File: constraint.sdc
create_clock -name core_clock -period 9.5 [get_ports {clk}]
set_input_delay 1.9000 -clock core_clock [delete_from_list [all_inputs] [get_ports {clk}]]
set_output_delay 1.9000 -clock core_clock [all_outputs]
set_load 0.01 [all_outputs]
File: config.mk
export PLATFORM = sky130hd
export DESIGN_NAME = distortion_correction
export DESIGN_NICKNAME = distortion_correction
export VERILOG_FILES = /design/flow/design.v
export SDC_FILE = /design/flow/constraint.sdc
export NUM_CORES = 4
export LEC_CHECK = 0
export ABC_AREA = 1
export CAP_MARGIN = 20
export CORE_MARGIN = 2
export CORE_UTILIZATION = 72
export CTS_CLUSTER_DIAMETER = 100
export CTS_CLUSTER_SIZE = 15
export HOLD_SLACK_MARGIN = 0.29
export PLACE_DENSITY_LB_ADDON = 0.17
export SLEW_MARGIN = 20
File: design.v
module distortion_correction #(
    parameter DATA_WIDTH = 16,
    parameter H_RES = 1280,
    parameter V_RES = 720
)(
    input clk,
    input rst_n,
    input [15:0] fx, fy,       
    input [15:0] cx, cy,       
    input [15:0] k1, k2, k3,   
    input valid_params,
    input [DATA_WIDTH-1:0] vin_data,
    input vin_de, vin_vs, vin_hs,
    input [9:0] pixel_x, pixel_y,
    output reg [DATA_WIDTH-1:0] vout_data,
    output reg vout_de, vout_vs, vout_hs,
    input [15:0] ram_rd_data,
    output reg [19:0] ram_rd_addr,
    output reg ram_rd_en
);
    localparam IDLE = 2'b00;
    localparam CALC = 2'b01;
    localparam WAIT = 2'b10;
    localparam OUT  = 2'b11;
    reg [1:0] state, next_state;
    reg signed [15:0] x_norm, y_norm;       
    reg signed [31:0] x2, y2, r2;           
    reg signed [31:0] r4, r6;               
    reg signed [31:0] distortion_factor;    
    reg signed [15:0] x_distorted, y_distorted;   
    reg [9:0] corrected_x, corrected_y;     
    reg [9:0] px_d1, py_d1, px_d2, py_d2;
    reg de_d1, vs_d1, hs_d1;
    reg de_d2, vs_d2, hs_d2;
    reg de_d3, vs_d3, hs_d3;
    reg [2:0] calc_cnt;
    always @(posedge clk or negedge rst_n) begin
        if (!rst_n) begin
            state <= IDLE;
        end else begin
            state <= next_state;
        end
    end
    always @(*) begin
        case (state)
            IDLE: next_state = (vin_de && valid_params) ? CALC : IDLE;
            CALC: next_state = (calc_cnt == 3'd4) ? WAIT : CALC;
            WAIT: next_state = OUT;
            OUT:  next_state = IDLE;
            default: next_state = IDLE;
        endcase
    end
    always @(posedge clk or negedge rst_n) begin
        if (!rst_n) begin
            calc_cnt <= 0;
            x_norm <= 0; y_norm <= 0;
            x2 <= 0; y2 <= 0; r2 <= 0;
            r4 <= 0; r6 <= 0;
            distortion_factor <= 0;
            x_distorted <= 0; y_distorted <= 0;
            corrected_x <= 0; corrected_y <= 0;
        end else begin
            case (state)
                IDLE: begin
                    calc_cnt <= 0;
                    if (vin_de && valid_params) begin
                        x_norm <= (pixel_x - cx);
                        y_norm <= (pixel_y - cy);
                    end
                end
                CALC: begin
                    calc_cnt <= calc_cnt + 1;
                    case (calc_cnt)
                        3'd0: begin
                            x2 <= x_norm * x_norm;
                            y2 <= y_norm * y_norm;
                        end
                        3'd1: begin
                            r2 <= x2 + y2;
                        end
                        3'd2: begin
                            r4 <= (r2 * r2) >> 16;   
                            r6 <= (r2 * r2 * r2) >> 24;
                        end
                        3'd3: begin
                            distortion_factor <= 32'h10000 + 
                                               ((k1 * r2) >> 8) + 
                                               ((k2 * r4) >> 8) + 
                                               ((k3 * r6) >> 8);
                        end
                        3'd4: begin
                            x_distorted <= (x_norm * distortion_factor) >> 16;
                            y_distorted <= (y_norm * distortion_factor) >> 16;
                        end
                    endcase
                end
                WAIT: begin
                    corrected_x <= cx + x_distorted;
                    corrected_y <= cy + y_distorted;
                end
                default: begin
                    calc_cnt <= 0;
                end
            endcase
        end
    end
    wire in_bounds = (corrected_x < H_RES) && (corrected_y < V_RES) && 
                    (corrected_x >= 0) && (corrected_y >= 0);
    always @(posedge clk or negedge rst_n) begin
        if (!rst_n) begin
            px_d1 <= 0; py_d1 <= 0; px_d2 <= 0; py_d2 <= 0;
            de_d1 <= 0; vs_d1 <= 0; hs_d1 <= 0;
            de_d2 <= 0; vs_d2 <= 0; hs_d2 <= 0;
            de_d3 <= 0; vs_d3 <= 0; hs_d3 <= 0;
            ram_rd_addr <= 0;
            ram_rd_en <= 0;
            vout_data <= 0;
            vout_de <= 0; vout_vs <= 0; vout_hs <= 0;
        end else begin
            px_d1 <= pixel_x; py_d1 <= pixel_y;
            px_d2 <= px_d1;   py_d2 <= py_d1;
            de_d1 <= vin_de; vs_d1 <= vin_vs; hs_d1 <= vin_hs;
            de_d2 <= de_d1;  vs_d2 <= vs_d1;  hs_d2 <= hs_d1;
            de_d3 <= de_d2;  vs_d3 <= vs_d2;  hs_d3 <= hs_d2;
            if (state == OUT) begin
                if (valid_params && de_d3 && in_bounds) begin
                    ram_rd_addr <= corrected_y * H_RES + corrected_x;
                    ram_rd_en <= 1'b1;
                end else begin
                    ram_rd_addr <= py_d2 * H_RES + px_d2;
                    ram_rd_en <= de_d3;
                end
            end else begin
                ram_rd_en <= 1'b0;
            end
            vout_data <= ram_rd_data;
            vout_de <= de_d3;
            vout_vs <= vs_d3;
            vout_hs <= hs_d3;
        end
    end
endmodule
File: run.sh
#!/bin/bash
# the make line also repeats each setting of config.mk as NAME=value (left out here)
make -C /OpenROAD-flow-scripts/flow DESIGN_CONFIG=/design/flow/config.mk WORK_HOME=/design/flow/orfs CLKGATE_MAP_FILE= finish
==> run notes, run 1 <==
Numbers from the implementation run.

The detailed-route wire length per cell is 20.6 um. Looking at the reg2reg group, the worst path ends at r6[6]. The count of final hold-check violations is 0.

The routed design uses 30.5 mm of met3 wire. Of all flip-flops after synthesis, the portion carrying an async set or reset was 1.00. The cell with the biggest individual delay on the critical path is fa_2.

The synthesis report names the predominant flop master as dfrtp_1. The violated checks flagged are setup timing. Yosys shows that the main logic family after synthesis is adder cells.

The iteration count recorded for the first detailed-route pass is 17. The initial cell density of the core is 0.726. The highest routed metal layer is met5. STA classifies the critical path endpoint as a flip-flop.

The CTS H-tree depth is 1. The aoi/oai-family share of the synthesized area is 0.0411. The total routing usage reported by global routing is 0.442. The yosys cell count is 12,900. Summed over all layers, the routed wires come to 317 mm.

The biggest cell delay along the critical path is 0.62 ns. After the first detailed-routing iteration, the DRC count stood at 7,497. Adding up every negative setup slack in the final design gives -20.00 ns. Per the OpenROAD timing report, the critical path contains 46 cells. The detailed router placed 86,700 vias in this run.

The largest net degree at the start of global routing is 161. The synthesis run shows the most used standard cells to be inv_1 (3,797), nand2_1 (3,055), fa_1 (2,270). The final non-filler cell area is 0.116 mm^2. The class of the tightest hold or removal check is flip-flop to flip-flop.

The clock transition at the register clock pins on the worst setup and hold paths after CTS is 0.08 ns. The number of top-level pins is 210.

The synthesized area per cell is 8.12 um^2. STA puts the critical path data arrival time at 12.67 ns. The post-layout worst setup margin is -2.68 ns. The peak fanout along the critical path is 9. The detailed router reports a met2 wire length of 148 mm. The number of nets with antenna violations after detailed routing is 0. In the per-layer summary, the met1 wirelength comes to 108 mm.

The die is 385 um wide. The fraction of post-synthesis cell area in the top cell type by area is 0.436.

The worst pin sits at a relative slew slack of 0.218. Of the available clock period, the critical path in the final layout requires 1.28. The initial antenna violation count is 10. For this run, the number of standard cells in the final layout without fillers is 15,400. According to the finish report, the design has a final net count of 16,900. The post-synth register bit count is 312.

Per the synthesis report, the XOR/XNOR share of the synthesized area is 0.0314. The most common cell in the synthesized netlist is inv_1. The run finished, with violations left.

Per the layout area report, the combinational gate area comes to 0.0815 mm^2. The fill cell instance count of the final layout is 9,270. The post-synth area from yosys stat is 0.104 mm^2. The sequential share of the synthesized area is 0.0748. Setup repair after global routing could not meet its margin everywhere.

The height of the die is 385 um. Once placement completed, the tool counted placed cells totaling 15,300. The core box area is 0.144 mm^2. Per the OpenROAD floorplan log, the area of the die is 0.148 mm^2. The half-perimeter wire length after placement is 263 mm. The number of flops mapped to enable cells by yosys is 0.

The main area contributors are fa_1 (44%), inv_1 (14%), ha_1 (11%). The number of clock buffers inserted by TritonCTS is 29. The cell area that synthesis handed to floorplanning was 0.104 mm^2. The final weighted congestion in routability-driven placement is 1.02.

The report gives the cell count of the worst hold path as 0. The timing report shows the most common cell along the critical path to be fa_1. At the placement stage, the worst setup path has a slack of -2.77 ns. Yosys reports the multiplexer fraction of the synthesized area as 0.000108. The number of global-route vias before repair is 94,800.

The post-synthesis cell type with the largest combined area is fa_1. The first-pass GRT wire length is 503 mm.

Per the synthesis report, the number of distinct cell types is 68. Registers take 0.00784 mm^2. The worst endpoint required time is 9.99 ns. The hold buffer count at CTS is 0.

The clock latency on the worst-skew pair is 0.70 ns. The detailed-route vias per instance is 5.62. The critical path's top delay family is adder cells. According to the timing report, the critical path is launched from r2[10].

The actual transition at the worst max-transition pin is 1.16 ns. The final setup skew is 0.0861 ns.

The total buffers and inverters traversed by the critical path is 10. The flop-to-flop setup slack is -2.68 ns. In this run, the synthesized area fraction spent on adder and majority cells is recorded as 0.550. The final timing report derives a shortest allowable period of 12.18 ns.

The stage logs contain a warning count of 96. The launch point of the worst register-to-register path is recorded as r2[10]. Counting the warning lines in the Yosys log gives 1. Max-cap violations in this run came to 0. The maximum achievable frequency is 82.1 MHz. The beginning of the worst hold path is px_d1[1]. The clock drives 312 sinks. The report puts the cell count of the worst reg-to-reg path at 46.

The clock tree root driver cell is clkbuf_16. Once layout is complete, the utilization of the core stands at 0.810. The placement report lists the number of port buffers as 161. For reference, the final report shows the max-slew violation count at 0. In the hold report, the worst path ends at px_d2[1]. The floorplan has 139 rows. The basic-gate share of the synthesized area counting and, or, nand and nor cells is 0.146. The placement stage leaves a total instance area of 0.114 mm^2.

The aggregate global routing overflow is 0. The critical path is of the flip-flop to flip-flop type. Relative to the synthesized area, the layout overhead comes to 11.5%. The DRC violations left is 0. The synthesized netlist handed to floorplanning was reported with a cell count of 12,900. The clock tree from TritonCTS is done.

For this run, the final setup violation count is recorded as 8. The buffer depth of the longest clock path is 3.

The kind of start point of the critical path is a flip-flop. The critical path endpoint is r6[6]. The net count entering floorplan is 16,300.
layout make-up:
cell class                      instances  area share
Antenna cell                            9    0.000194
Clock buffer                           44     0.00689
Clock inverter                          9    0.000946
Inverter                             3824       0.124
Multi-Input combinational cell       8193       0.701
Sequential cell                       312      0.0674
Tap cell                             1903      0.0205
Timing Repair Buffer                 1115      0.0798
routing by layer:
layer	up-vias	track usage
li1	37800	-
met1	42600	0.524
met2	4728	0.715
met3	1513	0.0925
met4	12	0.330
met5	-	0
timing repair:
action / CTS / global route
resized: 96 / 234
pin swaps: 53 / 121
setup endpoints to repair: 12 / 21
setup buffers: 25 / 46
stage by stage:
| stage | hold WS (ns) |
|---|---|
| 6_report | 0.351 |
| 5_1_grt | 0.357 |
| 4_1_cts | 0.352 |
| 3_5_place_dp | 0.335 |
| 3_3_place_gp | 0.332 |
| 2_1_floorplan | 0.331 |
==> run 2, diff against run 1 <==
- CORE_ASPECT_RATIO: unset -> 0.7
- CORE_UTILIZATION: 72 -> 52
- CTS_CLUSTER_DIAMETER: 100 -> unset
- CTS_CLUSTER_SIZE: 15 -> unset
- HOLD_SLACK_MARGIN: 0.29 -> unset
- PLACE_DENSITY_LB_ADDON: 0.17 -> unset
- clock period: 9.5 -> 9.88 ns (I/O delays scaled with it)
==> run notes, run 2 <==
Numbers from the implementation run.

Subtracting the final worst setup slack from the clock period gives 12.02 ns. Endpoints failing hold in the final report were tallied at 0. The number of nets with antenna violations after detailed routing is 0.

The critical path runs through a total of 50 cells. In the synthesis report, Yosys lists the chip area as 0.104 mm^2. The final setup skew is 0.0633 ns. The max-cap violation count is 0. The synthesized area per cell is 8.12 um^2.

The detailed-route vias per instance is 5.12. The largest net degree at the start of global routing is 129. After synthesis the netlist holds a flip-flop and latch count of 312. The first TritonRoute pass finished after 5 iterations. Overall routing resource usage recorded by global route was 0.318. By area the synthesized netlist is led by fa_1 (44%), inv_1 (14%), ha_1 (11%).

The floorplan has 137 rows. The post-synthesis cell count is 12,900. Counting the fill cells in the layout gives 18,000. The height of the die is 379 um. From the final report, the count of setup violators was given as 8. Measured in cells, the most critical reg-to-reg path has a length of 50. The clock tree from TritonCTS is done. The sequential share of the synthesized area is 0.0748. The placed instances occupy a cell area of 0.115 mm^2. The detailed-route wire length per cell is 19.4 um. The worst slew slack as a fraction of its limit is 0.192.

STA lists the startpoint of the worst register-to-register path as r2[2]. The slowest stage of the critical path belongs to the cell fa_1. The chip area is 0.204 mm^2. The buffer depth of the longest clock path is 3. The flow ran to the end, but the layout failed its checks. The half-perimeter wire length after placement is 267 mm.

The fraction of registers with async set/reset is 1.00. The number of global-route vias before repair is 88,100. The clock latency on the worst-skew pair is 0.66 ns. The first global-routing pass estimated 501 mm of wire. The endpoint class of the critical path is a flip-flop. At the worst endpoint, the required time is 10.42 ns. By startpoint and endpoint, the worst setup path is classified as flip-flop to flip-flop. The maximum achievable frequency is 83.2 MHz. The number of instances on the worst hold path is 0. The script parses the final routing iteration and logs DRC violations as 0. Once layout is complete, the cells apart from fillers number 16,200.

The worst setup path is launched from a flip-flop. Per the synthesis report, the dominant area consumer among library cells is fa_1. STA lists the startpoint of the worst hold path as px_d1[8].

The buffer_ports step reported a buffer count of 161. Measured on the finished design, the core utilization comes to 0.595.

The aggregate routed wire length is 314 mm. The sequential cells in the finished layout cover a total of 0.00784 mm^2.

On the critical path the largest part of the delay comes from adder cells. The mapped cell area is 0.104 mm^2. TritonCTS created 42 clock buffers. The initial antenna violation count is 11. The CTS H-tree depth is 2.

The flop-to-flop setup slack is -2.14 ns. The multiplexer area fraction after synthesis is 0.000108. Looking at the max-slew report, the worst-margin pin has a slew of 1.20 ns. The end point of the most critical hold path is px_d2[8].

For this run, the post-layout net count is 16,900. For this run, the leading register cell type out of synthesis is dfrtp_1. By instance count, the cell type seen most on the critical path is fa_1. In this run, distinct cell masters in the synthesized netlist total 68. Setup repair after global routing could not meet its margin everywhere. In the post-synthesis netlist, the cell with the most instances is inv_1. The cell count after placement is 16,100. The final weighted congestion in routability-driven placement is 0.981.

The critical path in the final layout is reported with a setup slack of -2.14 ns. Summing over the stages, the warning tally comes to 94. Per the final report, max-transition violations number 0.

The number of clock sinks came to 312. Ranked by instance count, the synthesized netlist is headed by inv_1 (3,797), nand2_1 (3,055), fa_1 (2,270). Per the OpenROAD floorplan log, the width of the die is 539 um. The most critical setup path has its endpoint at r6[5]. The warning tally printed by Yosys for this design is 1. The origin of the worst setup path is r2[2]. The area fraction of the largest cell type after synthesis is 0.436. The initial cell density of the core is 0.523. The aggregate global routing overflow is 0.

The total buffers and inverters traversed by the critical path is 15. Per the log, the first TritonRoute iteration ended with a DRC count of 6,317. The data arrival time at the worst-slack endpoint is 12.56 ns. The post-layout period usage of the worst path is 1.22. Among the non-sequential cells, adder cells take the most area. The aoi/oai-family share of the synthesized area is 0.0411. The basic-gate share of the synthesized area counting and, or, nand and nor cells is 0.146. The combinational gate area is 0.0818 mm^2.

In this run the layout check failures are setup timing. Yosys mapped a number of flops with a built-in enable equal to 0. The peak fanout along the critical path is 7.

The final non-filler cell area is 0.119 mm^2. Among all stages on the critical path, the maximum delay recorded is 0.63 ns. The terminus of the critical flop-to-flop path is r6[5]. Yosys stat counts 12,900 cells in the synthesized netlist.

Looking at the worst setup and hold paths, the clock pins of their registers show a slew of 0.07 ns. The flow measured a signed area growth from synthesis to layout of 13.7%. Looking at the clock tree report, the root buffer type is clkbuf_16. The class of the tightest hold or removal check is flip-flop to flip-flop.

The area share of fa/ha/maj cells after synthesis is 0.550. The number of top-level pins is 210. The core box area is 0.199 mm^2. The number of nets in the synthesized netlist is 16,300. Of the total synthesized cell area, the portion taken by XOR and XNOR cells is 0.0314. For this block, the via count after detailed routing is 83,000.
## run 2: metal layers
metal | vias up | global-route usage | part of all wire
met5 | - | 0 | 0.00021
met4 | 8 | 0.0541 | 0.018
met3 | 295 | 0.0819 | 0.10
met2 | 2871 | 0.462 | 0.42
met1 | 41800 | 0.483 | 0.46
li1 | 38000 | - | -
## run 2: area by class of cell
type	instances	share of cell area
antenna	1	0.0000211
clock buffer	55	0.00970
clock inverter	20	0.00216
inverter	3824	0.121
multi-input combinational	8193	0.689
sequential	312	0.0661
tap	2641	0.0279
timing repair buffer	1165	0.0835
## run 2: timing repair
action                     in CTS  in global routing
pin swaps                      51                225
gates resized                 101                332
hold buffers                    0                  0
setup buffers                  36                 49
setup endpoints to repair       9                 18
gates cloned                    0                  2
## run 2: through the flow
| step | hold WS (ns) | setup WS (ns) | setup TNS [ns] |
|---|---|---|---|
| detailed placement | 0.335 | -2.56 | -22.80 |
| global placement | 0.331 | -2.42 | -21.27 |
| finish | 0.332 | -2.14 | -16.28 |
| global route | 0.351 | -2.52 | -19.45 |
| floorplan | 0.331 | -1.68 | -11.47 |
| CTS | 0.334 | -2.20 | -16.55 |
==> run 3, diff against run 2 <==
- ABC_AREA: 1 -> unset
- CORE_ASPECT_RATIO: 0.7 -> unset
- CORE_UTILIZATION: 52 -> 40
- clock period: 9.88 -> 24.4 ns (I/O delays scaled with it)
==> run notes, run 3 <==
Numbers from the implementation run.

The run finished with no timing, DRC or antenna violations. The worst setup path is of the flip-flop to flip-flop kind. The core box area is 0.249 mm^2. The post-layout period usage of the worst path is 0.700. The detailed-route wire length per cell is 18.5 um. The actual transition at the worst max-transition pin is 1.15 ns.

Of the total synthesized cell area, the portion taken by full adders, half adders and majority gates is 0.572. The peak fanout along the critical path is 41. The library cell appearing most often on the critical path is xnor2_1.

The post-synth area from yosys stat is 0.100 mm^2. Relative to the synthesized area, the layout overhead comes to 6.44%. The clock tree root driver cell is clkbuf_16. For this design the top-level I/O count stands at 210.

The main logic family after synthesis is adder cells. Post-synth the commonest register cell is dfrtp_1. The cell-mix breakdown from Yosys lists the compound-gate area share as 0.0433. The CTS H-tree depth is 2. The endpoint class of the critical path is a flip-flop. Global routing finished with a remaining overflow of 0. The aggregate routed wire length is 263 mm. The final setup skew is 0.0688 ns. The largest net degree at the start of global routing is 101.

STA reports a reg2reg setup slack of 7.32 ns. The DRC violation total after the first TritonRoute iteration is 3,699. The maximum achievable frequency is 58.6 MHz. The class of the tightest hold or removal check is flip-flop to flip-flop. Along the worst hold path, the cell count comes to 0. The fill cell instance count of the final layout is 24,500. The cell with the biggest individual delay on the critical path is buf_4. Counting along the longest clock path gives a buffer depth of 3. Setup repair after global routing left no endpoint under its margin. Per the detail_route report, vias per standard cell equal 4.96.

The beginning of the worst hold path is vs_d3. The chip area is 0.255 mm^2. The number of cells on the worst reg-to-reg path is 61.

The worst slew slack as a fraction of its limit is 0.213. The final net count is 14,200. Once the clock tree was built, the resizer swapped 0 gates to a different size. Among cell families on the critical path, the largest total delay comes from adder cells. The fraction of registers with async set/reset is 1.00. The net count entering floorplan is 14,300. The mapped cell area is 0.100 mm^2. The number of logic stages on the critical path including buffering is 61.

Buffers inserted to repair hold after CTS numbered 0. Counting the warning lines in the Yosys log gives 1. The multiplexer area fraction after synthesis is 0.00775. Endpoints with negative setup slack in the final report add up to 0.

The DRC violations left is 0. The end point of the most critical hold path is vout_vs. The worst setup path is launched from a flip-flop.

The critical path endpoint is r6[7]. The biggest cell delay along the critical path is 0.63 ns. The yosys cell count is 10,900. The total routing usage reported by global routing is 0.213. The clock latency on the worst-skew pair is 0.67 ns. The synthesis stats list as the most numerous cell inv_1. The floorplan step set the die width to 505 um.

For reference, the critical path is launched at r2[3]. Summed over all nets, the half-perimeter wirelength after detailed placement is 206 mm. The final timing report derives a shortest allowable period of 17.08 ns.

The final core utilization is 0.429. The number of clock buffers inserted by TritonCTS is 41.

The final weighted congestion in routability-driven placement is 0.868. The clock tree from TritonCTS is done. The terminus of the critical flop-to-flop path is r6[7]. The initial antenna violation count was 18.

The sequential share of the synthesized area is 0.0778. The xor/xnor cell area share of the yosys netlist is 0.0419. Post-CTS timing repair inserted 0 buffers for setup. The startpoint of the most critical register-to-register path is r2[3].

Along the critical path, the tally of buffer and inverter instances is 11. The tally of unique sky130hd cells used after synthesis is 77. The number of pins exceeding their max-slew limit in the final report is 0. The post-synthesis cell type with the largest combined area is fa_1.

The first detailed-routing pass ran for 5 iterations. The total vias in the final route is 70,300. The initial cell density of the core is 0.403. The floorplan step set the die height to 505 um. The first global-routing pass estimated 432 mm of wire. The CTS sink count is 312. The share of synthesized area in the top cell type comes to 0.453.

In the CTS report, the clock slew at the register clock pins of the worst setup and hold paths is listed as 0.07 ns. For reference, the placement row count at floorplan is 183. The max-cap violation count is 0. STA puts the critical path data required time at 24.90 ns. The synthesized design contains 312 register bits. Counting instances in the post-synthesis netlist gives the leading cell types as inv_1 (2,785), fa_1 (2,270), nand2_1 (1,594). The synthesized area per cell is 9.19 um^2. The quantity of I/O buffers inserted on ports is 161.

The count of final hold-check violations is 0. The detail route stage leaves a number of antenna-violating nets equal to 0. The cell-mix breakdown from Yosys lists the simple-gate area share as 0.135.

The number of flops mapped to enable cells by yosys is 0. After synthesis, the cell types taking the most area are fa_1 (45%), ha_1 (12%), inv_1 (10%). Summing over the stages, the warning tally comes to 95. The total negative slack is 0 ns. On the final layout, the worst hold slack is 0.338 ns.

The number of global-route vias before repair is 78,700. In the synthesized netlist, the number of instances is 10,900. The data arrival time at the worst-slack endpoint is 17.57 ns.
run 3: layer usage:
metal,up-vias,GRT usage,wire length (um)
met4,14,0.0647,8760
met5,-,0,80
met3,421,0.0280,15000
li1,31400,-,-
met2,1941,0.369,130000
met1,36500,0.277,109000
run 3: area by class of cell:
| cell class | count | area, um^2 | area share |
|---|---|---|---|
| clock buffer | 48 | 1100 | 0.0103 |
| sequential | 312 | 7830 | 0.0733 |
| clock inverter | 27 | 292 | 0.00273 |
| antenna | 7 | 17.5 | 0.000164 |
| timing repair buffer | 301 | 2660 | 0.0249 |
| inverter | 2786 | 10500 | 0.0978 |
| multi-input combinational | 7348 | 80400 | 0.752 |
| tap | 3330 | 4170 | 0.0390 |
run 3: through the flow:
stage	setup slack (ns)	cells	area, um^2
2_1_floorplan	9.82	10900	100000
3_3_place_gp	7.43	14100	105000
3_5_place_dp	7.39	14100	105000
4_1_cts	7.33	14200	107000
5_1_grt	6.44	14200	107000
6_report	7.32	14200	107000
==> run 4, diff against run 3 <==
- ABC_AREA: unset -> 1
- CAP_MARGIN: 20 -> 0
- CELL_PAD_IN_SITES_DETAIL_PLACEMENT: unset -> 2
- CORE_MARGIN: 2 -> 3
- CORE_UTILIZATION: 40 -> 26
- CTS_CLUSTER_DIAMETER: unset -> 80
- CTS_CLUSTER_SIZE: unset -> 56
- GPL_ROUTABILITY_DRIVEN: unset -> 1
- GPL_TIMING_DRIVEN: unset -> 1
- MAX_ROUTING_LAYER: unset -> met4
- PLACE_DENSITY_LB_ADDON: unset -> 0.11
- TNS_END_PERCENT: unset -> 10
- clock period: 24.4 -> 25.9 ns (I/O delays scaled with it)
==> run notes, run 4 <==
Numbers from the implementation run.

The run finished with no timing, DRC or antenna violations. The synthesized design contains 0 enable-type register cells. Clock tree synthesis inserted a total of 39 buffers. Setup repair after global routing left no endpoint under its margin.

The worst hold path passes through 0 cells. The total buffers and inverters traversed by the critical path is 9.

The data arrival time at the worst-slack endpoint is 15.37 ns. Per the repair_timing log after CTS, setup buffers inserted total 0. The actual transition at the worst max-transition pin is 1.07 ns. The first global-routing pass estimated 582 mm of wire. The terminus of the critical flop-to-flop path is r6[6]. Note that the worst hold path type here is flip-flop to flip-flop. The beginning of the worst hold path is py_d1[8].

The final hold slack is 0.345 ns. The critical path's top delay family is adder cells. In this run the maximum-capacitance check reported violations numbering 0. After detailed routing, the number of remaining DRC violations is 0.

The library cell appearing most often on the critical path is fa_1. The initial antenna violation count is 7.

The main area contributors are fa_1 (44%), inv_1 (14%), ha_1 (11%). Pin placement for this block handled 210 I/O pins. Looking at the cell usage after synthesis, the top flip-flop cell is dfrtp_1.

Of the total synthesized cell area, the portion taken by AND, OR, NAND and NOR gates is 0.146. After clock tree synthesis, the flow added hold-fix buffers numbering 0. The CTS H-tree depth is 2. The quantity of I/O buffers inserted on ports is 161. TritonCTS built the clock tree. Relative to the synthesized area, the layout overhead comes to 8.79%.

RePlAce ended its routability-driven mode at a weighted congestion of 0.850. Per STA, the startpoint of the critical path is r2[10]. The maximum achievable frequency is 67.3 MHz.

The number of nets with antenna violations after detailed routing is 0. The buffer depth of the longest clock path is 3. In the placement report, post-DP HPWL is listed as 305 mm. Across all checked pins, the minimum headroom to the slew limit is 0.283. The worst setup path is captured at a flip-flop. The post-synth area from yosys stat is 0.104 mm^2. The initial cell density of the core is 0.262.

The die outline width is 639 um. For the worst reg-to-reg path, the startpoint reported by OpenROAD is r2[10].

The number of global-route vias before repair was 92,900. The floorplan step defined a die boundary enclosing 0.409 mm^2. Counting every net in the synthesized netlist gives 16,300.

The most critical setup path has its endpoint at r6[6]. The detailed-router iteration count before antenna repair is 5. Entering global routing, the biggest net connects 132 pins. The post-layout period usage of the worst path is 0.574. The aggregate global routing overflow is 0. The count of final hold-check violations is 0. The final core utilization is 0.285. The height of the die is 639 um. The clock tree root driver cell is clkbuf_16.

For this run, the number of Yosys warnings is 1. The logic depth of the worst register-to-register path is 47. The clock transition at the register clock pins on the worst setup and hold paths after CTS is 0.09 ns. The xor/xnor cell area share of the yosys netlist is 0.0314.

For the worst-skew pair, the clock arrives at the later sink with an insertion delay of 0.68 ns. For the final routed database, the setup TNS stands at 0 ns. The share of synthesized area in the top cell type comes to 0.436. Per the final report, max-transition violations number 0. The worst hold path terminates at py_d2[8]. The synthesized area per cell is 8.12 um^2. The post-route minimum period is 14.87 ns. Summing over every cut layer, the via total after detailed routing is 79,500.

Per the timing report, the biggest fanout along the worst path comes to 25. The detailed-route wire length per cell is 21.0 um. According to the floorplan report, the placeable core area is 0.398 mm^2. The netlist uses 68 different library cells.

Row generation in the floorplan step produced 231 rows. The critical path runs through a total of 47 cells. Among all stages on the critical path, the largest delay is contributed by dfrtp_2. The count of instances resized after the clock tree is built is 0. The main logic family after synthesis is adder cells. Before any placement, the netlist area is recorded as 0.104 mm^2. The post-synthesis cell type with the largest combined area is fa_1. STA reports a reg2reg setup slack of 11.03 ns. The yosys cell count is 12,900. Dividing the detail-routed via count by the number of cells gives 4.42. The worst setup path is launched from a flip-flop. The post-synthesis cell count is 12,900.

The most frequent cell after synthesis is inv_1. The post-placement cell area is 0.112 mm^2. In this run, the synthesized area fraction spent on adder and majority cells is recorded as 0.550. At the end of the flow, the number of nets in the layout was 16,100. The total routing usage reported by global routing is 0.193. The final report gives the standard cell area, fillers excluded, as 0.114 mm^2. The logs give a warning total of 90. Among all stages on the critical path, the maximum delay recorded is 0.79 ns.

The worst endpoint required time is 26.40 ns. The clock drives 312 sinks. For this block, the routed nets add up to 377 mm of wire. The cell-mix breakdown from Yosys lists the compound-gate area share as 0.0411. The sequential share of the synthesized area is 0.0748. The type of the worst setup path is flip-flop to flip-flop.

The fraction of registers with async set/reset is 1.00. After synthesis, the most frequently instantiated cells are inv_1 (3,797), nand2_1 (3,055), fa_1 (2,270). The final tally of setup violations is 0. Once synthesis finished, the tally of register bits stood at 312. Between clock sinks in the finished design, the worst skew comes to 0.0466 ns. The portion of synthesized area spent on multiplexers is 0.000108.

The DRC violation total after the first TritonRoute iteration is 2,999.
## run 4: layout make-up
cell class,count,area [um^2]
well taps,5242,6560
clock buffers,42,1030
inverters,3824,14400
multi-input cells,8193,80200
diodes,1,2.50
clock inverters,30,543
repair buffers,338,2960
flip-flops and latches,312,7860
fillers,46000,284000
## run 4: through the flow
stage,worst slack [ns],cells
floorplan,13.24,12900
global placement,11.11,17900
detailed placement,10.99,17900
CTS,10.96,18000
global route,10.42,18000
finish,11.03,18000
## run 4: metal layers
metal | vias to the layer above | GRT usage | wire, um
met3 | 221 | 0.00906 | 6480
met5 | - | - | 0
met4 | 0 | 0.0319 | 7280
met1 | 42400 | 0.243 | 169000
met2 | 652 | 0.347 | 194000
li1 | 36300 | - | -
==> run 5, diff against run 4 <==
- CAP_MARGIN: 0 -> 20
- CELL_PAD_IN_SITES_DETAIL_PLACEMENT: 2 -> unset
- CORE_MARGIN: 3 -> 2
- CORE_UTILIZATION: 26 -> 72
- CTS_CLUSTER_DIAMETER: 80 -> 206
- CTS_CLUSTER_SIZE: 56 -> 15
- GPL_ROUTABILITY_DRIVEN: 1 -> unset
- GPL_TIMING_DRIVEN: 1 -> unset
- MAX_ROUTING_LAYER: met4 -> unset
- PLACE_DENSITY_LB_ADDON: 0.11 -> 0.01
- SETUP_SLACK_MARGIN: unset -> -0.56
- TNS_END_PERCENT: 10 -> unset
- clock period: 25.9 -> 9.9 ns (I/O delays scaled with it)
==> run notes, run 5 <==
Numbers from the implementation run.

The area added between synthesis and finish is 10.6%. Between clock sinks in the finished design, the worst skew comes to 0.0820 ns. The count of final hold-check violations is 0.

By count the netlist is led by inv_1 (3,797), nand2_1 (3,055), fa_1 (2,270). The critical path is of the flip-flop to flip-flop type. The clock latency on the worst-skew pair is 0.66 ns.

STA classifies the critical path endpoint as a flip-flop. The initial utilization of the core area, before any placement, comes to 0.726. The die outline width is 385 um. Looking at the worst setup and hold paths, the clock pins of their registers show a slew of 0.09 ns.

The register bit total from synthesis is 312. The critical path endpoint is r6[6]. The buffer depth of the longest clock path is 3.

The smallest clock period supported by the final layout is computed as 12.18 ns. Across all layers, the routed design uses 86,500 vias.

The net count entering floorplan is 16,300. Across every metal layer, demand over resource in global routing totals 0.450. Yosys reported that registers with async set or reset make up 1.00. Yosys stat counts 12,900 cells in the synthesized netlist. The portion of synthesized area spent on multiplexers is 0.000108. The cell with the biggest individual delay on the critical path is fa_1.

The post-synthesis cell count is 12,900. Once layout is complete, the cells apart from fillers number 15,300. The area fraction of the largest cell type after synthesis is 0.436.

Setup repair after global routing could not meet its margin everywhere. The die is 385 um tall. The critical path maximum fanout is 7. The number of nets with antenna violations after detailed routing is 0.

The kind of start point of the critical path is a flip-flop. The final net count is 16,800. For the worst setup path, the data required time is 10.40 ns. According to the floorplan log, the row count is 139. The most frequent cell after synthesis is inv_1.

Summing over the stages, the warning tally comes to 96. The quantity of I/O buffers inserted on ports is 161. The library cell appearing most often on the critical path is fa_1. The post-layout period usage of the worst path is 1.23.

The hold buffer count at CTS is 0. The cell-mix breakdown from Yosys lists the XOR/XNOR area share as 0.0314. The beginning of the worst hold path is vs_d2. The floorplan step defined a die boundary enclosing 0.148 mm^2. The clock tree root driver cell is clkbuf_16. The first-pass GRT wire length is 508 mm. The area taken by sequential standard cells is reported as 0.00784 mm^2.

Summed over all instances, the cell type with the most area after synthesis is fa_1. After floorplanning, the core was sized to cover 0.144 mm^2. The number of global-route vias before repair is 95,700. In the hold report, the worst path ends at vs_d3. The checks that failed: setup timing. The detailed-router iteration count before antenna repair is 19. In the final report, the number of endpoints failing setup comes to 8. The basic-gate share of the synthesized area counting and, or, nand and nor cells is 0.146. The post-synth area from yosys stat is 0.104 mm^2. After synthesis, the cell types taking the most area are fa_1 (44%), inv_1 (14%), ha_1 (11%). For this run, the leading register cell type out of synthesis is dfrtp_1. The terminus of the critical flop-to-flop path is r6[6]. The actual transition at the worst max-transition pin is 1.14 ns.

The detailed-route vias per instance is 5.65. The initial antenna violation count came to 17. The critical path contains buffers and inverters numbering 12 combined. The synthesized area per cell is 8.12 um^2. The worst slew slack as a fraction of its limit is 0.232. The cell count after placement is 15,200. The kind of cell with the highest combined delay along the critical path is adder cells. In the Yosys stats the netlist draws on 68 distinct library cells. The data arrival time at the worst-slack endpoint is 12.69 ns. The cell area that synthesis handed to floorplanning was 0.104 mm^2. The main logic family after synthesis is adder cells. The max-cap violation count is 0. The CTS log lists the clock sinks for this run as 312.

The flop-to-flop setup slack is -2.28 ns. The number of logic stages on the critical path including buffering is 49. The number of top-level pins is 210. The CTS H-tree depth is 1.

The aggregate routed wire length is 319 mm. The DRC violations left is 0. The biggest cell delay along the critical path is 0.58 ns.

The clock tree from TritonCTS is done. The number of flops mapped to enable cells by yosys is 0. STA shows the worst reg2reg path with a cell count of 49.

The half-perimeter wire length after placement is 263 mm. The DRC violation total after the first TritonRoute iteration is 7,346. The global route stage reports its total congestion overflow as 0. The combinational gate area is 0.0814 mm^2. The aoi/oai-family share of the synthesized area is 0.0411. The startpoint of the most critical register-to-register path is r2[2]. The origin of the worst setup path is r2[2].

Counting the fill cells in the layout gives 9,480. The worst hold path belongs to the class flip-flop to flip-flop. The number of instances on the worst hold path is 0. Entering global routing, the biggest net connects 103 pins. For this sky-water flow run, the detailed-routed wirelength per cell is reported as 20.9 um. For this run, the register share of the synthesized area comes to 0.0748.

The post-layout worst setup margin is -2.28 ns. The number of clock buffers inserted by TritonCTS is 25. The number of pins exceeding their max-slew limit in the final report is 0. Setup total negative slack on the finished layout was measured at -16.86 ns. The cell-mix breakdown from Yosys lists the adder-cell area share as 0.550. The flow ran to the end, but the layout failed its checks. The warning tally printed by Yosys for this design is 1.

The maximum achievable frequency is 82.1 MHz. The final weighted congestion in routability-driven placement is 1.02. Hold is met by 0.325 ns.
==> run 5: through the flow <==
step	util	worst slack (ns)	instance area, um^2
4_1_cts	0.800	-2.06	115000
6_report	0.803	-2.28	115000
3_3_place_gp	0.787	-2.30	113000
3_5_place_dp	0.787	-2.53	113000
5_1_grt	0.803	-2.71	115000
2_1_floorplan	-	-1.66	105000
==> run 5: layout make-up <==
type | count | area share
repair buffers | 1037 | 0.0756
clock buffers | 39 | 0.00588
well taps | 1903 | 0.0206
diodes | 6 | 0.000130
flip-flops and latches | 312 | 0.0679
clock inverters | 3 | 0.000379
inverters | 3824 | 0.125
multi-input cells | 8193 | 0.705
==> run 5: routing by layer <==
metal  vias up  track usage  share of wire
li1      37700            -              -
met1     42600        0.520           0.33
met2      4695        0.736           0.47
met3      1556       0.0975           0.10
met4        16        0.344          0.097
met5         -            0        0.00029
==> run 5: what timing repair did <==
| item | CTS | global route |
|---|---|---|
| endpoints found under the setup margin | 8 | 8 |
| cloned | 0 | 1 |
| setup buffers | 59 | 15 |
| pin swaps | 153 | 49 |
| resized | 178 | 71 |
==> run 6, diff against run 5 <==
- CAP_MARGIN: 20 -> 40
- CELL_PAD_IN_SITES_DETAIL_PLACEMENT: unset -> 0
- CTS_CLUSTER_DIAMETER: 206 -> 267
- GPL_TIMING_DRIVEN: unset -> 1
- HOLD_SLACK_MARGIN: unset -> 0.3
- SETUP_SLACK_MARGIN: -0.56 -> 3.1
- TNS_END_PERCENT: unset -> 80
- clock period: 9.9 -> 10.5 ns (I/O delays scaled with it)
==> run notes, run 6 <==
Numbers from the implementation run.

The initial antenna violation count is 17. The worst setup slack before clock tree synthesis is -2.00 ns. Yosys stat counts 12,900 cells in the synthesized netlist.

The actual transition at the worst max-transition pin is 1.04 ns. For this run, design rule violations remaining after detail routing come to 0. The maximum achievable frequency is 82.9 MHz. By area the synthesized netlist is led by fa_1 (44%), inv_1 (14%), ha_1 (11%). The number of pins exceeding their max-slew limit in the final report is 0. The last timing report of the flow puts the setup violation total at 8. Detailed placement ended at an HPWL of 260 mm. The synthesized netlist handed to floorplanning was reported with a cell count of 12,900. The run reported a max-capacitance violation count of 0.

Counting I/O delays and the setup requirement, the final critical path takes 12.06 ns. For the final routed database, the setup TNS stands at -11.74 ns. The mapped cell area is 0.104 mm^2. For this block, wires on met1 add up to 108 mm. The area added between synthesis and finish is 12.2%. The worst slew slack as a fraction of its limit is 0.307. The clock latency on the worst-skew pair is 0.66 ns. The tally of unique sky130hd cells used after synthesis is 68. The total routing usage reported by global routing is 0.451. The worst setup path is of the flip-flop to flip-flop kind.

The cell-mix breakdown from Yosys lists the simple-gate area share as 0.146. The library cell appearing most often on the critical path is fa_1. In this run, synthesis inferred 0 flip-flops with an integrated enable. The run finished, with violations left. The net count entering floorplan is 16,300. In this run the number of cells on the critical path is 46.

The final setup skew is 0.0853 ns. Setup slack on the critical path of the routed design comes to -1.56 ns. The initial cell density of the core is 0.726. The most frequently used flop master after synthesis is dfrtp_1.

The number of warnings printed during yosys synthesis is 1. The height of the die is 385 um. The post-layout period usage of the worst path is 1.15. Setup repair after global routing could not meet its margin everywhere. For this run the top cell type by instance count after synthesis was inv_1. The aoi/oai-family share of the synthesized area is 0.0411. Per the synthesis report, the adder-cell share of the synthesized area is 0.550.

The placement summary gives the final routability congestion estimate as 1.02. In this run the count of I/O pins placed on the die edge is 210. In this run, the number of DRC markers left after iteration 0 of detailed routing was 8,480. For reference, the critical path is captured by r6[6]. Measured in cells, the most critical reg-to-reg path has a length of 46. The number of global-route vias before repair is 96,100.

The post-synthesis cell type with the largest combined area is fa_1. Per STA, the highest per-stage delay on the worst path measures 0.57 ns. A synthesized cell averages 8.12 um^2. In this run, post-CTS hold repair placed 0 buffers. Per the timing report, the most critical flop-to-flop path originates at r2[9]. The buffer depth of the longest clock path is 3. The final layout contains 16,800 nets.

The end point of the most critical hold path is vs_d3. Per Yosys stat, the portion of area used by sequential elements is 0.0748. At the worst endpoint, the arrival time is 12.61 ns.

The total buffers and inverters traversed by the critical path is 14. STA reports a reg2reg setup slack of -1.56 ns. The portion of synthesized area spent on multiplexers is 0.000108. The critical path's top delay family is adder cells. Of the total synthesized cell area, the portion taken by XOR and XNOR cells is 0.0314. The aggregate global routing overflow is 0. The highest routed metal layer is met5.

In the synthesized netlist the async set-or-reset flop fraction comes to 1.00. For reference, the final report shows the hold violation count at 0. Before antenna repair, the detailed router went through 22 iterations. The fill cell instance count of the final layout is 8,686. The origin of the worst setup path is r2[9]. By count the netlist is led by inv_1 (3,797), nand2_1 (3,055), fa_1 (2,270). The detailed-route vias per instance is 5.79. The CTS H-tree depth is 1.

The sum of met3 wire segment lengths after detailed routing is 37.1 mm. The die outline width is 385 um. The worst setup path is launched from a flip-flop. The clock transition at the register clock pins on the worst setup and hold paths after CTS is 0.11 ns.

The number of clock buffers inserted by TritonCTS is 24. The first-pass GRT wire length is 511 mm. The class of the tightest hold or removal check is flip-flop to flip-flop. The detailed-route wire length per cell is 21.8 um. The endpoint class of the critical path is a flip-flop.

Entering global routing, the biggest net connects 149 pins. Summing over every cut layer, the via total after detailed routing is 88,600. The post-synth area from yosys stat is 0.104 mm^2. Input and output buffers added on the ports amount to 161.

The cell sitting at the root of the clock tree is a clkbuf_16. The clock tree from TritonCTS is done. The floorplan has 139 rows. According to the timing report, the data required time at the worst endpoint equals 11.04 ns. The main logic family after synthesis is adder cells. The fraction of post-synthesis cell area in the top cell type by area is 0.436.

In the hold timing report, the worst path depth is 0. Looking at the critical path, the highest net fanout was 6.

The terminus of the critical flop-to-flop path is r6[6]. Across all stage logs, warnings added up to 97. The checks that failed were setup timing. The CTS log lists the clock sinks for this run as 312. The aggregate routed wire length is 333 mm. The beginning of the worst hold path is vs_d2. The cell with the biggest individual delay on the critical path is dfrtp_4. The chip area is 0.148 mm^2. The synthesized design contains 312 register bits. Final hold analysis gives a worst-case slack of 0.322 ns.

The met2 routed wirelength is 155 mm. The core box area is 0.144 mm^2. The number of nets with antenna violations after detailed routing is 0.
## run 6: layout make-up
type | count | area (um^2) | area share
clock buffers | 40 | 661 | 0.00564
well taps | 1903 | 2380 | 0.0203
clock inverters | 2 | 35.0 | 0.000299
multi-input cells | 8193 | 82800 | 0.707
diodes | 9 | 22.5 | 0.000192
inverters | 3824 | 14400 | 0.123
flip-flops and latches | 312 | 7840 | 0.0670
repair buffers | 1008 | 8990 | 0.0768
## run 6: stage by stage
stage                     std cells  instance area, um^2   util
after global routing          15300               117000  0.815
after global placement        15100               112000  0.783
after floorplan               12900               105000      -
after CTS                     15200               115000  0.804
final                         15300               117000  0.815
after detailed placement      15100               113000  0.783
## run 6: timing repair
| item | CTS | global route |
|---|---|---|
| endpoints found under the setup margin | 34 | 42 |
| pin swaps | 141 | 226 |
| buffers inserted | 87 | 50 |
| cloned | 2 | 1 |
| resized | 417 | 292 |
## run 6: per-layer routing
layer / vias to the layer above / GRT usage
met1: 43200 / 0.518
met3: 2036 / 0.108
li1: 37600 / -
met4: 20 / 0.325
met5: - / 0.00617
met2: 5672 / 0.739
==> run 7, diff against run 6 <==
- ABC_AREA: 1 -> unset
- CAP_MARGIN: 40 -> 0
- CELL_PAD_IN_SITES_DETAIL_PLACEMENT: 0 -> 2
- CORE_MARGIN: 2 -> 3
- CORE_UTILIZATION: 72 -> 26
- CTS_CLUSTER_DIAMETER: 267 -> 80
- CTS_CLUSTER_SIZE: 15 -> 56
- GPL_ROUTABILITY_DRIVEN: unset -> 1
- HOLD_SLACK_MARGIN: 0.3 -> 0.11
- MAX_ROUTING_LAYER: unset -> met4
- PLACE_DENSITY_LB_ADDON: 0.01 -> 0.11
- SETUP_SLACK_MARGIN: 3.1 -> unset
- TNS_END_PERCENT: 80 -> 10
- clock period: 10.5 -> 26.0 ns (I/O delays scaled with it)
==> run notes, run 7 <==
Numbers from the implementation run.

The run finished with no timing, DRC or antenna violations. The buffer depth of the longest clock path is 3. Broken down by cell family, the worst path's largest delay share belongs to adder cells. After layout, the minimum clock period comes to 17.38 ns. The routed design shows a wire length per standard cell of 21.5 um. The area added between synthesis and finish is 9.26%. For reference, the final report shows the hold violation count at 0.

The end point of the most critical hold path is de_d2. The most critical setup path has its startpoint at r2[7]. The kind of start point of the critical path is a flip-flop.

At the end of routability-driven placement, the weighted congestion stood at 0.828. The DRC violation total after the first TritonRoute iteration is 2,346. The CTS H-tree depth is 2. The initial cell density of the core is 0.262. The most common cell in the synthesized netlist is inv_1. Entering global routing, the biggest net connects 81 pins. The synthesized area per cell is 9.19 um^2. For the final routed database, the setup TNS stands at 0 ns. Grouping non-sequential cells by family puts the most area in adder cells. The detailed-route vias per instance is 4.48. Setup repair after global routing left no endpoint under its margin. In the placement report, post-DP HPWL is listed as 277 mm. The max-slew check reports its worst relative slack as 0.261. The post-CTS setup buffer count is 0. The sequential share of the synthesized area is 0.0778. By area the synthesized netlist is led by fa_1 (45%), ha_1 (12%), inv_1 (10%). The number of clock buffers inserted by TritonCTS is 44. The startpoint of the most critical register-to-register path is r2[7].

The clock latency on the worst-skew pair is 0.71 ns. The quantity of I/O buffers inserted on ports is 161. The xor/xnor cell area share of the yosys netlist is 0.0419. The tally of unique sky130hd cells used after synthesis is 77. The final tally of setup violations is 0.

The post-layout period usage of the worst path is 0.669. The data arrival time at the worst-slack endpoint is 17.88 ns.

The cell-mix breakdown from Yosys lists the compound-gate area share as 0.0433. The fraction of post-synthesis cell area in the top cell type by area is 0.453. The mapped cell area is 0.100 mm^2. The final cell count without fillers is 15,900. The post-synthesis cell type with the largest combined area is fa_1. For this run, the total global-route usage over all layers was measured as 0.184. The area share of fa/ha/maj cells after synthesis is 0.572. The initial antenna violation count was 30.

The most frequently used flop master after synthesis is dfrtp_1. The logic depth of the worst register-to-register path is 59. The biggest cell delay along the critical path is 1.08 ns. The actual transition at the worst max-transition pin is 1.11 ns. Once placement completed, the tool counted placed cells totaling 15,800. Across all stage logs, warnings added up to 92. Yosys reports the multiplexer fraction of the synthesized area as 0.00775. The first global-routing pass estimated 535 mm of wire. The timing report notes that buffer and inverter cells on the critical path total 8. Per the layout area report, the register area comes to 0.00784 mm^2. From left edge to right edge, the die measures 627 um. The max-cap violation count is 0. The synthesis stat section lists a flop and latch total of 312. The yosys cell count is 10,900. The type of the worst setup path is flip-flop to flip-flop.

The post-synthesis cell count is 10,900. The worst hold path belongs to the class flip-flop to flip-flop. According to the timing report, the critical path is captured at r6[7]. The endpoint class of the critical path is a flip-flop. The number of global-route vias before repair is 86,900.

The CTS sink count is 312. The chip area is 0.394 mm^2.

Along the worst path, the maximum fanout reaches 34. The report puts the hold buffer count at CTS at 0. Yosys reports that the most numerous cell types are inv_1 (2,785), fa_1 (2,270), nand2_1 (1,594). The clock tree root driver cell is clkbuf_16. The capture point of the worst register-to-register path is recorded as r6[7]. The final net count is 14,200. The number of logic stages on the critical path including buffering is 59.

The maximum achievable frequency is 57.5 MHz. The beginning of the worst hold path is de_d1. The cell with the biggest individual delay on the critical path is dfrtp_2. The number of flops mapped to enable cells by yosys is 0.

The number of cells on the worst hold path is listed as 0. The total vias in the final route is 71,200. Fill cells in the final layout number 43,000. After layout, the setup clock skew is reported as 0.0783 ns.

The count of instances resized after the clock tree is built is 0. The post-synth area from yosys stat is 0.100 mm^2. For reference, the final report shows the max-slew violation count at 0.

The clock transition at the register clock pins on the worst setup and hold paths after CTS is 0.09 ns. The aggregate routed wire length is 342 mm. The detailed-router iteration count before antenna repair is 6. Global routing finished with a remaining overflow of 0. The core box area is 0.383 mm^2. Per the post-route antenna check, the number of violating nets is 0.

After detailed routing, the number of remaining DRC violations is 0. The critical path endpoint has a required time of 26.50 ns. Per STA, the library cell used most along the worst path is xnor2_1. The net count entering floorplan is 14,300. The number of top-level pins is 210. The flop-to-flop setup slack is 8.62 ns. The basic-gate share of the synthesized area counting and, or, nand and nor cells is 0.135. The combinational gate area is 0.0804 mm^2. TritonCTS built the clock tree. For this run, asynchronously set or reset flops after synthesis account for 1.00.

The floorplan has 227 rows. The synthesis report lists the Yosys warning total as 1. The height of the die is 627 um.
==> run 7: final cells by class <==
type                            instances  share of cell area
Clock buffer                           46              0.0101
Sequential cell                       312              0.0715
Antenna cell                            6            0.000137
Inverter                             2786              0.0953
Multi-Input combinational cell       7348               0.733
Timing Repair Buffer                  345              0.0272
Tap cell                             5038              0.0574
Clock inverter                         36             0.00521
==> run 7: metrics by stage <==
stage               setup slack [ns]  utilization  cell area (um^2)  hold WS [ns]
floorplan                      11.42            -            100000         0.331
global placement                8.56        0.282            108000         0.331
detailed placement              8.52        0.282            108000         0.336
CTS                             8.38        0.286            110000         0.349
global route                    7.63        0.286            110000         0.360
finish                          8.62        0.286            110000         0.350
==> run 7: layer usage <==
layer / up-vias / global-route usage / wire (um)
met5: - / - / 0
li1: 31400 / - / -
met4: 0 / 0.0307 / 6280
met2: 720 / 0.332 / 179000
met3: 282 / 0.0109 / 6720
met1: 38800 / 0.228 / 150000
==> run 8, diff against run 7 <==
- ABC_AREA: unset -> 1
- CELL_PAD_IN_SITES_DETAIL_PLACEMENT: 2 -> 0
- CORE_MARGIN: 3 -> 2
- CORE_UTILIZATION: 26 -> 72
- CTS_CLUSTER_DIAMETER: 80 -> 346
- CTS_CLUSTER_SIZE: 56 -> 15
- GPL_ROUTABILITY_DRIVEN: 1 -> unset
- HOLD_SLACK_MARGIN: 0.11 -> 0.3
- MAX_ROUTING_LAYER: met4 -> unset
- SETUP_SLACK_MARGIN: unset -> -0.8
- clock period: 26.0 -> 10.9 ns (I/O delays scaled with it)
==> run notes, run 8 <==
Numbers from the implementation run.

According to the dpl log, the detail-placed design has an HPWL of 245 mm. In the per-layer breakdown of the detailed-route log, met1 shows 106 mm. Looking at the clock tree report, the H-tree level count equals 1.

The fraction of post-synthesis cell area in the top cell type by area is 0.436. Setup total negative slack on the finished layout was measured at -10.91 ns. The most critical setup path has its endpoint at r6[6]. The data arrival time at the worst-slack endpoint is 12.86 ns. Of all flip-flops after synthesis, the portion carrying an async set or reset was 1.00.

The most frequently used flop master after synthesis is dfrtp_1. Before antenna repair, the detailed router went through 17 iterations. The yosys cell count is 12,900. The endpoint of the worst hold path is reported as px_d2[9]. The number of global-route vias before repair is 91,500.

The hold buffer count at CTS is 0. The DRC violations left is 0.

The total vias in the final route is 84,200. The sum of met3 wire segment lengths after detailed routing is 29.2 mm. The final cell count without fillers is 15,100.

The final timing summary puts the cycle share of the worst path at 1.13. For this run the top cell type by instance count after synthesis was inv_1. The detailed-route wire length per cell is 19.8 um. The net count entering floorplan is 16,300. Together, buffers and inverters on the worst path number 11. The largest net degree at the start of global routing is 133. The share of the Yosys chip area taken by registers is 0.0748. The buffer depth of the longest clock path is 3. Per the gpl log, the routability congestion estimate is 0.995.

On the reported timing paths, the clock transition at the registers reads 0.09 ns. Per the run summary, max-cap violations total 0. The final tally of setup violations is 8. The cell count after placement is 15,100. A synthesized cell averages 8.12 um^2. The synthesized netlist occupies a cell area of 0.104 mm^2. In this run the critical register-to-register path is launched from r2[3]. The floorplan step defined a die boundary enclosing 0.148 mm^2.

The number of flops mapped to enable cells by yosys is 0. CTS saw 312 sinks. The root buffer cell chosen for the clock tree is clkbuf_16. The worst setup path is launched from a flip-flop. The logic depth of the worst register-to-register path is 47. The final timing report gives a worst setup slack of -1.45 ns. The floorplan step set the die width to 385 um. Of the combinational cells, the family taking the most area is adder cells. The actual transition at the worst max-transition pin is 1.09 ns. Yosys attributes the largest share of cell area to fa_1 (44%), inv_1 (14%), ha_1 (11%). The number of logic stages on the critical path including buffering is 47. The floorplan has 139 rows.

The biggest cell delay along the critical path is 0.59 ns. TritonCTS built the clock tree. The number of nets with antenna violations after detailed routing is 0. The share of the core area taken by cells at floorplan is 0.726. The aoi/oai-family share of the synthesized area is 0.0411.

The number of top-level pins is 210. The count of final hold-check violations is 0. The met2 routed wirelength is 141 mm.

The number of warnings in the stage logs is 97. Sorting the synthesized cells by how often they occur yields inv_1 (3,797), nand2_1 (3,055), fa_1 (2,270). Setup repair after global routing could not meet its margin everywhere. The xor/xnor cell area share of the yosys netlist is 0.0314. The flow ran to the end, but the layout failed its checks. The quantity of I/O buffers inserted on ports is 161. The peak fanout along the critical path is 6.

The worst register-to-register path has a setup slack of -1.45 ns. The post-synthesis cell type with the largest combined area is fa_1. The basic-gate share of the synthesized area counting and, or, nand and nor cells is 0.146. For the final database, setup skew stands at 0.0462 ns. Per the GRT congestion report, total overflow comes to 0. The number of instances on the worst hold path is 0.

The cell with the biggest individual delay on the critical path is fa_1. The post-route minimum period is 12.35 ns. The flow reports an fmax of 81.0 MHz. The detailed router reported a total wirelength of 299 mm. The first-pass GRT wire length is 480 mm. Counting the warning lines in the Yosys log gives 1.

In this run the tightest slew margin relative to its limit is 0.270. The library cell appearing most often on the critical path is fa_1. The setup path with the least slack is of type flip-flop to flip-flop. The number of clock buffers inserted by TritonCTS is 24. For reference, the critical path is launched at r2[3]. Per the log, the first TritonRoute iteration ended with a DRC count of 6,479. The terminus of the critical flop-to-flop path is r6[6].

Post-synthesis, Yosys gives the total cell area as 0.104 mm^2. The tightest min-delay check is of the flip-flop to flip-flop type. The area share of fa/ha/maj cells after synthesis is 0.550. The final max-slew violation count recorded for this run is 0. According to the floorplan report, the die height is 385 um. The net count of the finished layout is 16,600. According to the floorplan report, the placeable core area is 0.144 mm^2. The critical path's top delay family is adder cells. The detailed-route vias per instance is 5.56. The data required time reported for the critical path is 11.41 ns. The initial antenna violation count is 9.

The register bit total from synthesis is 312. The clock reaches the later pin of the worst-skew pair after 0.65 ns. The endpoint class of the critical path is a flip-flop.

Summed over all routing layers, the global router reports a total usage of 0.421. The startpoint identified for the worst hold timing path is px_d1[9]. The post-synthesis cell count is 12,900. The highest metal layer carrying signal wires in the routed design is met5. From synthesis to final layout, the design area changed by 8.71%. The multiplexer area fraction after synthesis is 0.000108. After synthesis, the netlist uses 68 different library cells. The violated checks flagged are setup timing.
[run 8: layout make-up]
class                      instances  area, um^2
inverter                        3824       14400
sequential                       312        7840
fill                            9929       30200
antenna                            4        10.0
clock inverter                     2        21.3
multi-input combinational       8193       80800
clock buffer                      29         619
timing repair buffer             882        7340
tap                             1903        2380
[run 8: through the flow]
step / hold slack [ns] / area (um^2) / util / worst slack, ns
after floorplan: 0.331 / 104000 / - / -0.844
after global placement: 0.332 / 112000 / 0.777 / -1.61
after detailed placement: 0.335 / 112000 / 0.777 / -1.75
after CTS: 0.347 / 113000 / 0.784 / -1.48
after global routing: 0.353 / 113000 / 0.789 / -1.90
final: 0.346 / 113000 / 0.790 / -1.45
[run 8: per-layer routing]
layer | track usage | vias to the layer above
met3 | 0.0768 | 1108
met2 | 0.687 | 4274
met1 | 0.522 | 41500
met5 | 0 | -
li1 | - | 37300
met4 | 0.261 | 6
[run 8: repair_timing]
item	in CTS	in global routing
setup endpoints to repair	8	8
resized	52	117
pin swaps	35	85
gates cloned	0	1
setup buffers	20	31
==> run 9, diff against run 8 <==
- CAP_MARGIN: 0 -> 30
- CELL_PAD_IN_SITES_DETAIL_PLACEMENT: 0 -> unset
- CELL_PAD_IN_SITES_GLOBAL_PLACEMENT: unset -> 3
- CORE_ASPECT_RATIO: unset -> 1.1
- CTS_CLUSTER_DIAMETER: 346 -> unset
- CTS_CLUSTER_SIZE: 15 -> unset
- GPL_TIMING_DRIVEN: 1 -> unset
- HOLD_SLACK_MARGIN: 0.3 -> unset
- PLACE_DENSITY_LB_ADDON: 0.11 -> unset
- SETUP_SLACK_MARGIN: -0.8 -> unset
- TNS_END_PERCENT: 10 -> unset
- clock period: 10.9 -> 20.0 ns (I/O delays scaled with it)
==> run notes, run 9 <==
Implementation results.

The number of warnings printed during yosys synthesis is 1. Among all flip-flop cells after synthesis, the most frequent one is dfrtp_1. The aoi/oai-family share of the synthesized area is 0.0411. The register bit total from synthesis is 312. The yosys cell count is 12,900.

The main logic family after synthesis is adder cells. The flow did not finish. The post-synthesis cell count is 12,900. The most frequent cell after synthesis is inv_1. The post-synth area from yosys stat is 0.104 mm^2.

The synthesized design contains 0 enable-type register cells. For this run, asynchronously set or reset flops after synthesis account for 1.00. The net count entering floorplan is 16,300. The synthesized area per cell is 8.12 um^2.

Sorting the synthesized cells by how often they occur yields inv_1 (3,797), nand2_1 (3,055), fa_1 (2,270). The share of the Yosys chip area taken by registers is 0.0748. The fraction of post-synthesis cell area in the top cell type by area is 0.436.

In the Yosys stats the netlist draws on 68 distinct library cells. The xor/xnor cell area share of the yosys netlist is 0.0314. After synthesis, the share of cell area in mux cells is 0.000108.

The post-synthesis cell type with the largest combined area is fa_1. The initial cell density of the core is 0.725. Measured along the y axis, the die boundary spans 403 um.

For reference, the top cells by area after synthesis are fa_1 (44%), inv_1 (14%), ha_1 (11%). Per the run summary, the flow got no further than global placement without I/O (3_1_place_gp_skip_io). The mapped cell area is 0.104 mm^2.

The basic-gate share of the synthesized area counting and, or, nand and nor cells is 0.146. The die outline width is 367 um. The tool reported: "[ERROR GPL-0301] Utilization 148.368 % exceeds 100%".

The chip area is 0.148 mm^2. The floorplan has 146 rows. Per the synthesis report, the adder-cell share of the synthesized area is 0.550. The floorplan step defined a core boundary enclosing 0.144 mm^2.
